run A:
Design audio_core, start of the top module:
module audio_core
(
	input AUD_BCLK,
	input rst,
	input [2:0]SW,
	input AUD_ADCLRCK,
	input AUD_ADCDAT,
	input AUD_DACLRCK,
	output AUD_DACDAT
);
export LEC_CHECK = 0
export ABC_AREA = 1
export CAP_MARGIN = 20
export CELL_PAD_IN_SITES_DETAIL_PLACEMENT = 0
export CORE_ASPECT_RATIO = 1.17
export CORE_MARGIN = 2
export CORE_UTILIZATION = 72
export CTS_CLUSTER_DIAMETER = 206
export HOLD_SLACK_MARGIN = 0.02
export PLACE_DENSITY_LB_ADDON = 0.29
export SETUP_SLACK_MARGIN = -1.12
export SLEW_MARGIN = 35
export TNS_END_PERCENT = 40
create_clock -name core_clock -period 28.1 [get_ports {AUD_BCLK}]
run.sh (not shown) runs the stock make flow with config.mk's settings and CLKGATE_MAP_FILE=.
The following lists how run B was set up differently from run A:
- CTS_CLUSTER_DIAMETER: 206 -> unset
- CORE_ASPECT_RATIO: 1.17 -> unset
- ABC_AREA: 1 -> unset
- CELL_PAD_IN_SITES_DETAIL_PLACEMENT: 0 -> unset
- HOLD_SLACK_MARGIN: 0.02 -> unset
- PLACE_DENSITY_LB_ADDON: 0.29 -> unset
- CORE_UTILIZATION: 72 -> 40
- SETUP_SLACK_MARGIN: -1.12 -> unset
- SLEW_MARGIN: 35 -> 20
- TNS_END_PERCENT: 40 -> unset
- the clock period (ns, I/O delays scaled along): 28.1 -> 40.0
Xor/xnor cell area share of the yosys netlist ended up 1.2 points higher on run B than on run A. Comparing run A and run B, the lower post-layout instance area is on run A. Taking run A over run B, the first-pass GRT wire length ratio works out to 0.79. Summary of run B over run A: inverter count down about 60%; number of standard cells reported by yosys now sits lower.
[inputs] run C vs run B
- CTS_CLUSTER_DIAMETER newly set to 354
- PLACE_DENSITY newly set to 0.37
- CTS_CLUSTER_SIZE newly set to 99
- CORE_UTILIZATION changed from 40 to 64
- the clock period (ns, I/O delays scaled along) changed from 40.0 to 16.7
Overall die area delta (run C − run B): favourable. Run C vs run B — floorplan-stage core utilization rose 24 points. Run B: no failed stages, no open violations at the end. Run C did not make it past 5_1_grt, where a tool error ended it. Per the comparison of run C with run B, count of boundary I/O pins now sits at about the same level; area of the core shrank by 38%.

audio_core again, from the RTL that the note above started with.
Settings: LEC_CHECK=0, ABC_AREA=1, CAP_MARGIN=20, CELL_PAD_IN_SITES_DETAIL_PLACEMENT=0, CORE_ASPECT_RATIO=1.17, CORE_MARGIN=7, CORE_UTILIZATION=37, CTS_CLUSTER_DIAMETER=206, MAX_ROUTING_LAYER=met4, PLACE_DENSITY_LB_ADDON=0.03, SLEW_MARGIN=35, TNS_END_PERCENT=40; clock period 30.8 ns.
The first run produced a clean layout.
Then changed:
- ABC_AREA: 1 -> not set
- CAP_MARGIN: 20 -> 5
- CELL_PAD_IN_SITES_DETAIL_PLACEMENT: 0 -> not set
- CORE_ASPECT_RATIO: 1.17 -> not set
- CORE_MARGIN: 7 -> 2
- CORE_UTILIZATION: 37 -> 71
- CTS_CLUSTER_DIAMETER: 206 -> not set
- PLACE_DENSITY_LB_ADDON: 0.03 -> not set
- SLEW_MARGIN: 35 -> 20
- TNS_END_PERCENT: 40 -> not set
- clock period: 30.8 -> 18.5 ns (I/O delays scaled with it)
The changed run failed in 5_1_grt.
Synthesized cell count shrinks by 8.1%.
Die area shrinks by 45%.
Area after synthesis grows by 10%.
Then changed:
- ABC_AREA: not set -> 1
- CAP_MARGIN: 5 -> 20
- CORE_UTILIZATION: 71 -> 69
- MAX_ROUTING_LAYER: met4 -> not set
- clock period: 18.5 -> 28.1 ns (I/O delays scaled with it)
After rerunning: This time the run passed the timing, design-rule and antenna checks. Area after synthesis is lower by 9.2%. Die area is lower by 6.5%. Synthesized cell count is higher by 8.8%.
Then changed:
- ABC_AREA: 1 -> not set
- CORE_UTILIZATION: 69 -> 65
- clock period: 28.1 -> 16.9 ns (I/O delays scaled with it)
After rerunning:
- The new run never finished: it broke off in 5_1_grt
- synthesized cell count goes down by 8.1%
- die size goes up by 17%
- synthesized area goes up by 10%

Setup of oak:
Starting RTL as in the previous note.
Design audio_core, start of the top module:
module audio_core
(
	input AUD_BCLK,
	input rst,
	input [2:0]SW,
	input AUD_ADCLRCK,
	input AUD_ADCDAT,
	input AUD_DACLRCK,
	output AUD_DACDAT
);
wire DACDone;
wire ADCDone;
wire [31:0]currentADCData;
reg [31:0]currentDACData;
AudioDAC myDAC(
	rst,  
	AUD_BCLK,  
	AUD_DACLRCK,  
	currentDACData,  
	DACDone,  
	AUD_DACDAT  
);
AudioADC myADC(
	rst,  
	AUD_BCLK,  
	AUD_ADCLRCK,  
	AUD_ADCDAT,  
	ADCDone,  
	currentADCData  
);
wire [31:0]lowPassFilterOutput;
LowPassFilter lowpass(rst, AUD_BCLK, AUD_DACLRCK, currentADCData, lowPassFilterOutput);
wire [31:0]highPassFilterOutput;
HighPassFilter highpass(rst, AUD_BCLK, AUD_DACLRCK, currentADCData, highPassFilterOutput);
wire [31:0]echoFilterOutput;
EchoFilter echo(rst, AUD_BCLK, AUD_DACLRCK, currentADCData, echoFilterOutput);
always @(*)
begin
	case({SW[2], SW[1], SW[0]})
		3'b001: currentDACData = lowPassFilterOutput; 
		3'b010: currentDACData = highPassFilterOutput; 
		3'b100: currentDACData = echoFilterOutput; 
		default: currentDACData = currentADCData;
	endcase
end
endmodule
make LEC_CHECK=0 ABC_AREA=1 CAP_MARGIN=20 CELL_PAD_IN_SITES_DETAIL_PLACEMENT=0 CORE_ASPECT_RATIO=1.26 CORE_MARGIN=2 CORE_UTILIZATION=72 CTS_CLUSTER_DIAMETER=206 HOLD_SLACK_MARGIN=0.02 PLACE_DENSITY=0.35 SETUP_SLACK_MARGIN=-1.12 SLEW_MARGIN=35 TNS_END_PERCENT=40 finish   # period 23.5 ns
oak finished every step from synthesis to the final layout, and the layout passed the timing, design-rule and antenna checks.
diff inputs: oak => pine
- CORE_UTILIZATION now 57, was 72
- PLACE_DENSITY no longer set, was 0.35
- CORE_ASPECT_RATIO now 1.17, was 1.26
- the clock period (ns, I/O delays scaled along) now 21.3, was 23.5
==> comparison <==
Origin of the worst setup path: lowpass.lastOutput[24] -> oak, lowpass.lastOutput[20] -> pine. pine has completed all stages; timing, DRC and antenna checks passed. From oak to pine the numbers moved as follows: global routing usage summed across all routing layers now smaller.
> inputs changed (pine -> birch)
- CORE_ASPECT_RATIO now 0.87, was 1.17
- CORE_MARGIN now 3, was 2
- CAP_MARGIN now 5, was 20
- SLEW_MARGIN now 0, was 35
- SETUP_SLACK_MARGIN now 4.71, was -1.12
- CTS_CLUSTER_SIZE now 73, previously not set
- CORE_UTILIZATION now 71, was 57
- the clock period (ns, I/O delays scaled along) now 16.2, was 21.3
## What came out
Comparing pine and birch, the one run not ending clean was birch.
birch did not finish; the tool stopped in global routing (5_1_grt) with error GRT-0232.
Looking at number of setup buffers added after CTS, birch sits above pine.
Relative to pine, the count of standard-cell rows of birch is lower by about 23%.
[compare] base=pine new=birch: die area down 16000 um2, height of the die down about 22%.
In the flow results for pine and birch, the total of cells resized after clock tree synthesis is larger on birch.
On count of unique library cells instantiated by Yosys, birch tracks pine almost exactly.
Summary of the comparison: placed wire-length estimate after detailed placement is higher in birch, relative to pine.
From pine to birch the numbers moved as follows: number of CTS-inserted buffers lower, cell area after placement saw an increase, starting utilization of the core area climbed 14 points.
[inputs] maple vs birch
- HOLD_SLACK_MARGIN: 0.02 -> unset
- CTS_CLUSTER_DIAMETER: 206 -> unset
- CORE_MARGIN: 3 -> 2
- CTS_CLUSTER_SIZE: 73 -> unset
- SETUP_SLACK_MARGIN: 4.71 -> unset
- TNS_END_PERCENT: 40 -> unset
- SLEW_MARGIN: 0 -> 20
- CELL_PAD_IN_SITES_DETAIL_PLACEMENT: 0 -> unset
- ABC_AREA: 1 -> unset
- CORE_ASPECT_RATIO: 0.87 -> unset
- CAP_MARGIN: 5 -> 20
- the clock period (ns, I/O delays scaled along): 16.2 -> 22.7
Notes after the runs:
maple completed; timing, DRC and antenna clean
The synthesized-area fraction occupied by and/or/nand/nor cells in maple sits 20 points below the value recorded for birch.
Between maple and birch, it is maple whose synthesis area per yosys is higher, by 10%.
Floorplan die width of maple falls short of that of birch by a few percent.
maple vs birch — count of different cell masters after synthesis climbed by more than half
Sort maple and birch by number of buffers created by CTS, descending, and maple comes first.
In the tables for maple and birch, floorplan utilization reads lower with maple.
On maple: routability congestion estimate is 0.016 higher than what birch gave.
Gate count after technology mapping, maple and birch: larger value in birch
When maple is set beside birch, its post-placement cell area turns out to be about 3.3% smaller.
Sort maple and birch by die outline area, ascending, and birch comes first.

audio_core again, from the RTL that the note above started with.
clock: 36.2 ns
lec_check: 0
abc_area: 1
cap_margin: 20
cell_pad_in_sites_detail_placement: 2
core_aspect_ratio: 0.81
core_margin: 4
core_utilization: 69
cts_cluster_size: 77
gpl_routability_driven: 0
gpl_timing_driven: 0
max_routing_layer: met4
min_routing_layer: met2
place_density_lb_addon: 0.25
setup_slack_margin: -2.0
slew_margin: 40
The first run aborted during detailed placement (3_5_place_dp), error DPL-0033.
Rerun with:
==> flow/config.mk (replaced) <==
export PLATFORM = sky130hd
export DESIGN_NAME = audio_core
export DESIGN_NICKNAME = audio_core
export VERILOG_FILES = /design/flow/design.v
export SDC_FILE = /design/flow/constraint.sdc
export NUM_CORES = 4
export LEC_CHECK = 0
export CAP_MARGIN = 20
export CORE_MARGIN = 2
export CORE_UTILIZATION = 54
export SETUP_SLACK_MARGIN = 4.52
export SLEW_MARGIN = 20
==> flow/constraint.sdc (replaced) <==
create_clock -name core_clock -period 15.4 [get_ports {AUD_BCLK}]
set_input_delay 3.0800 -clock core_clock [delete_from_list [all_inputs] [get_ports {AUD_BCLK}]]
set_output_delay 3.0800 -clock core_clock [all_outputs]
set_load 0.01 [all_outputs]
Effect: This time the run ran to the end with violations: negative setup slack. Synthesized area is higher by roughly a tenth. Die area is higher by well over a third. Synthesized cell count is lower by a little under a tenth.
Rerun with:
--- a/flow/config.mk
+++ b/flow/config.mk
@@ -7,0 +8 @@
+export ABC_AREA = 1
@@ -10,2 +11,2 @@
-export CORE_UTILIZATION = 54
-export SETUP_SLACK_MARGIN = 4.52
+export CORE_UTILIZATION = 63
+export PLACE_DENSITY_LB_ADDON = 0.01
==> flow/constraint.sdc (replaced) <==
create_clock -name core_clock -period 17.2 [get_ports {AUD_BCLK}]
set_input_delay 3.4400 -clock core_clock [delete_from_list [all_inputs] [get_ports {AUD_BCLK}]]
set_output_delay 3.4400 -clock core_clock [all_outputs]
set_load 0.01 [all_outputs]
The new run produced a layout that fails on negative setup slack.
Global-route usage falls by 2.1 points.
Sequential share of layout area rises by 1.7 points.
Synthesized area falls by roughly a tenth.
Wire length falls by about a fifth.
Setup slack gets better by 1.6 ns.
Via count falls by about a fifth.
Count of clock-buffer cells in the layout rises by 7.

## the reference run
The RTL this note starts from:
==> flow/design.v <==
module AudioADC
(
input rst,  
input AUD_BCLK,  
input AUD_ADCLRCK,  
input AUD_ADCDAT,  
output reg done,
output reg [31:0]digital_signal_out
);
parameter START = 3'd0, RECIEVE = 3'd1, DONE = 3'd2, ERROR = 3'd3;
reg [2:0]S, NS;
reg [4:0]bits_left;
reg [31:0]temp_data;
always @(posedge AUD_BCLK or negedge rst)
begin
	if(rst == 1'b0)
		S <= START;
	else
		S <= NS;
end
always @ (posedge AUD_BCLK or negedge rst)
begin
	if(rst == 0)
	begin
		done <= 1'b0;
		bits_left <= 5'd31;
		digital_signal_out <= 31'd0;
	end
	else		
		case(S)
			START: 
			begin
				done <= 1'b0;
				bits_left <= 5'd31;
			end
			RECIEVE:
			begin
				bits_left <= bits_left - 5'd1;
				temp_data[bits_left] <= AUD_ADCDAT;
			end	
			DONE:
			begin
				done <= 1'b1;
				bits_left <= 5'd31;			
				digital_signal_out <= temp_data;
			end	
		endcase
end
always @ (*)
begin
	case (S)
		START:
		begin
			if(AUD_ADCLRCK == 1'd1)
				NS = RECIEVE;
			else
				NS = START;
		end
		RECIEVE:
		begin
			if(bits_left == 5'd0)
				NS = DONE;
			else
				NS = RECIEVE;
		end
		DONE: NS = START;
		ERROR: NS = ERROR;
		default: NS = ERROR;
	endcase
end
endmodule
module AudioDAC
(
input rst,
input AUD_BCLK,  
input AUD_DACLRCK,  
input [31:0]digital_signal_in,
output reg done,
output reg AUD_DACDAT  
);
parameter START = 3'd0, SEND = 3'd1, DONE = 3'd2, ERROR = 3'd3;
reg [2:0]S, NS;
reg [4:0]bits_left;
reg [31:0]temp_data;
always @(posedge AUD_BCLK or negedge rst)
begin
	if(rst == 1'b0)
		S <= START;
	else
		S <= NS;
end
always @ (posedge AUD_BCLK or negedge rst)
begin
	if(rst == 0)
		begin
			done <= 1'b0;
			bits_left <= 5'd31;
			temp_data <= 32'd0;
		end
	else
		case(S)
			START:
			begin
				done <= 1'b0;
				bits_left <= 5'd31;
				temp_data <= digital_signal_in;
			end
			SEND: bits_left <= bits_left - 5'd1;
			DONE:
			begin
				done <= 1'b1;				
				bits_left <= 5'd31;
			end
		endcase
end
always @ (*)
begin
	AUD_DACDAT = temp_data[bits_left];
	case (S)
		START:
		begin
			if(AUD_DACLRCK == 1)
				NS = SEND;
			else
				NS = START;	
		end
		SEND:
		begin
			if(bits_left == 5'd0)
				NS = DONE;
			else
				NS = SEND;
		end
		DONE: NS = START;
		ERROR: NS = ERROR;
		default: NS = ERROR;
	endcase
end
endmodule
module LowPassFilter
(
input rst,
input AUDIO_CLK, 
input AUD_DACLRCK, 
input [31:0]currentADCData,
output reg [31:0]lowPassFilterOutput
);
reg [31:0]lastAudioIn;
reg [31:0]lastOutput;
wire signed [31:0]leftAudio = {{16{currentADCData[31]}}, currentADCData[31:16]};
wire signed [31:0]leftLastOutput = {{16{lastOutput[31]}}, lastOutput[31:16]};
reg signed [31:0]leftResult;
wire signed [31:0]rightAudio = { {16{currentADCData[15]}}, currentADCData[15:0]};
wire signed [31:0]rightLastOutput = {{16{lastOutput[15]}}, lastOutput[15:0]};
reg signed [31:0]rightResult;
always @ (*)
begin
	leftResult = (($signed(32'd16) * $signed(leftAudio)) / $signed(32'd141)) + (($signed(32'd125) * $signed(leftLastOutput)) / $signed(32'd141));
	rightResult = (($signed(32'd16) * $signed(rightAudio)) / $signed(32'd141)) + (($signed(32'd125) * $signed(rightLastOutput)) / $signed(32'd141));
	lowPassFilterOutput[31:16] = leftResult[15:0];
	lowPassFilterOutput[15:0] =  rightResult[15:0];
end
always @ (posedge AUDIO_CLK or negedge rst)
begin	
	if(rst == 0)
		lastOutput <= 32'd0;
	else 
		if(AUD_DACLRCK == 1'b1)
			lastOutput <= lowPassFilterOutput;
end
endmodule
module HighPassFilter
(
input rst,
input AUDIO_CLK, 
input AUD_DACLRCK,  
input [31:0]currentADCData,
output reg [31:0]highPassFilterOutput
);
reg [31:0]lastAudioIn;
reg [31:0]lastOutput;
wire signed [31:0]leftAudio = {{16{currentADCData[31]}}, currentADCData[31:16]};
wire signed [31:0]leftLastOutput = {{16{lastOutput[31]}}, lastOutput[31:16]};
wire signed [31:0]leftLastInput = { {16{lastAudioIn[31]}}, lastAudioIn[31:16]};
reg signed [31:0]leftResult;
wire signed [31:0]rightAudio = {{16{currentADCData[15]}}, currentADCData[15:0]};
wire signed [31:0]rightLastOutput = {{16{lastOutput[15]}}, lastOutput[15:0]};
wire signed [31:0]rightLastInput = {{16{lastAudioIn[15]}}, lastAudioIn[15:0]};
reg signed [31:0]rightResult;
always @ (*)
begin
	leftResult = (($signed(32'd16) * ($signed(leftLastOutput) + $signed(leftAudio) - $signed(leftLastInput))) / $signed(32'd141));
	rightResult = (($signed(32'd16) * ($signed(rightLastOutput) + $signed(rightAudio) - $signed(rightLastInput))) / $signed(32'd141));
	highPassFilterOutput[31:16] = leftResult[15:0];
	highPassFilterOutput[15:0] =  rightResult[15:0];
end
always @ (posedge AUDIO_CLK or negedge rst)
begin	
	if(rst == 0)
	begin
		lastOutput <= 32'd0;
		lastAudioIn <= 32'd0;
	end
	else 
		if(AUD_DACLRCK == 1'b1)
		begin
			lastOutput <= highPassFilterOutput;
			lastAudioIn <= currentADCData;
		end
end
endmodule
module EchoFilter
(
input rst,
input AUDIO_CLK, 
input AUD_DACLRCK, 
input [31:0]currentADCData,
output reg [31:0]echoFilterOutput
);
reg [31:0]lastAudioIn;
wire signed [31:0]leftAudio = {{16{currentADCData[31]}}, currentADCData[31:16]};
wire signed [31:0]leftLastInput = {{16{lastAudioIn[31]}}, lastAudioIn[31:16]};
reg signed [31:0]leftResult;
wire signed [31:0]rightAudio = {{16{currentADCData[15]}}, currentADCData[15:0]};
wire signed [31:0]rightLastInput = {{16{lastAudioIn[15]}}, lastAudioIn[15:0]};
reg signed [31:0]rightResult;
always @ (*)
begin
	leftResult = (($signed(32'd3) * $signed(leftLastInput)) / $signed(32'd4)) + $signed(leftAudio) ;
	rightResult = (($signed(32'd3) * $signed(rightLastInput)) / $signed(32'd4)) + $signed(rightAudio);
	echoFilterOutput[31:16] = leftResult[15:0];
	echoFilterOutput[15:0] =  rightResult[15:0];
end
always @ (posedge AUDIO_CLK or negedge rst)
begin	
	if(rst == 0)
		lastAudioIn <= 32'd0;
	else 
		if(AUD_DACLRCK == 1'b1)
			lastAudioIn <= currentADCData;
end
endmodule
module audio_core
(
	input AUD_BCLK,
	input rst,
	input [2:0]SW,
	input AUD_ADCLRCK,
	input AUD_ADCDAT,
	input AUD_DACLRCK,
	output AUD_DACDAT
);
wire DACDone;
wire ADCDone;
wire [31:0]currentADCData;
reg [31:0]currentDACData;
AudioDAC myDAC(
	rst,  
	AUD_BCLK,  
	AUD_DACLRCK,  
	currentDACData,  
	DACDone,  
	AUD_DACDAT  
);
AudioADC myADC(
	rst,  
	AUD_BCLK,  
	AUD_ADCLRCK,  
	AUD_ADCDAT,  
	ADCDone,  
	currentADCData  
);
wire [31:0]lowPassFilterOutput;
LowPassFilter lowpass(rst, AUD_BCLK, AUD_DACLRCK, currentADCData, lowPassFilterOutput);
wire [31:0]highPassFilterOutput;
HighPassFilter highpass(rst, AUD_BCLK, AUD_DACLRCK, currentADCData, highPassFilterOutput);
wire [31:0]echoFilterOutput;
EchoFilter echo(rst, AUD_BCLK, AUD_DACLRCK, currentADCData, echoFilterOutput);
always @(*)
begin
	case({SW[2], SW[1], SW[0]})
		3'b001: currentDACData = lowPassFilterOutput; 
		3'b010: currentDACData = highPassFilterOutput; 
		3'b100: currentDACData = echoFilterOutput; 
		default: currentDACData = currentADCData;
	endcase
end
endmodule
Settings: LEC_CHECK=0, CAP_MARGIN=20, CORE_MARGIN=2, CORE_UTILIZATION=40, GPL_ROUTABILITY_DRIVEN=0, SETUP_SLACK_MARGIN=-2.0, SLEW_MARGIN=20; clock period 40.0 ns.
> inputs changed (the reference run -> the trial run)
# the reference run
export LEC_CHECK = 0
export CAP_MARGIN = 20
export CORE_MARGIN = 2
export CORE_UTILIZATION = 40
export GPL_ROUTABILITY_DRIVEN = 0
export SETUP_SLACK_MARGIN = -2.0
export SLEW_MARGIN = 20
create_clock -name core_clock -period 40.0 [get_ports {AUD_BCLK}]
# the trial run
export LEC_CHECK = 0
export CAP_MARGIN = 20
export CORE_MARGIN = 2
export CORE_UTILIZATION = 40
export SETUP_SLACK_MARGIN = 1.69
export SLEW_MARGIN = 20
create_clock -name core_clock -period 27.7 [get_ports {AUD_BCLK}]
| routed wire length | higher: the trial run |
On total instance count after detailed placement, the trial run and the reference run are neck and neck.
In the trial run relative to the reference run, global-route wire length before repair had gone down slightly.
Of the trial run and the reference run, the run reporting the lower non-clock buffer count was the reference run.
From the reference run to the trial run the numbers moved as follows: share of final layout cell area taken by non-clock buffers now sits higher, clock-pin transition on the worst setup and hold timing paths held.
Final period demand of the worst path was lower in the trial run than in the reference run.
Compared the reference run against the trial run; met1 usage within noise.
Looking only at area added between synthesis and finish, and setting everything else aside, the higher value of the trial run and the reference run goes to the trial run.
Number of vias per cell after detailed routing: the trial run < the reference run
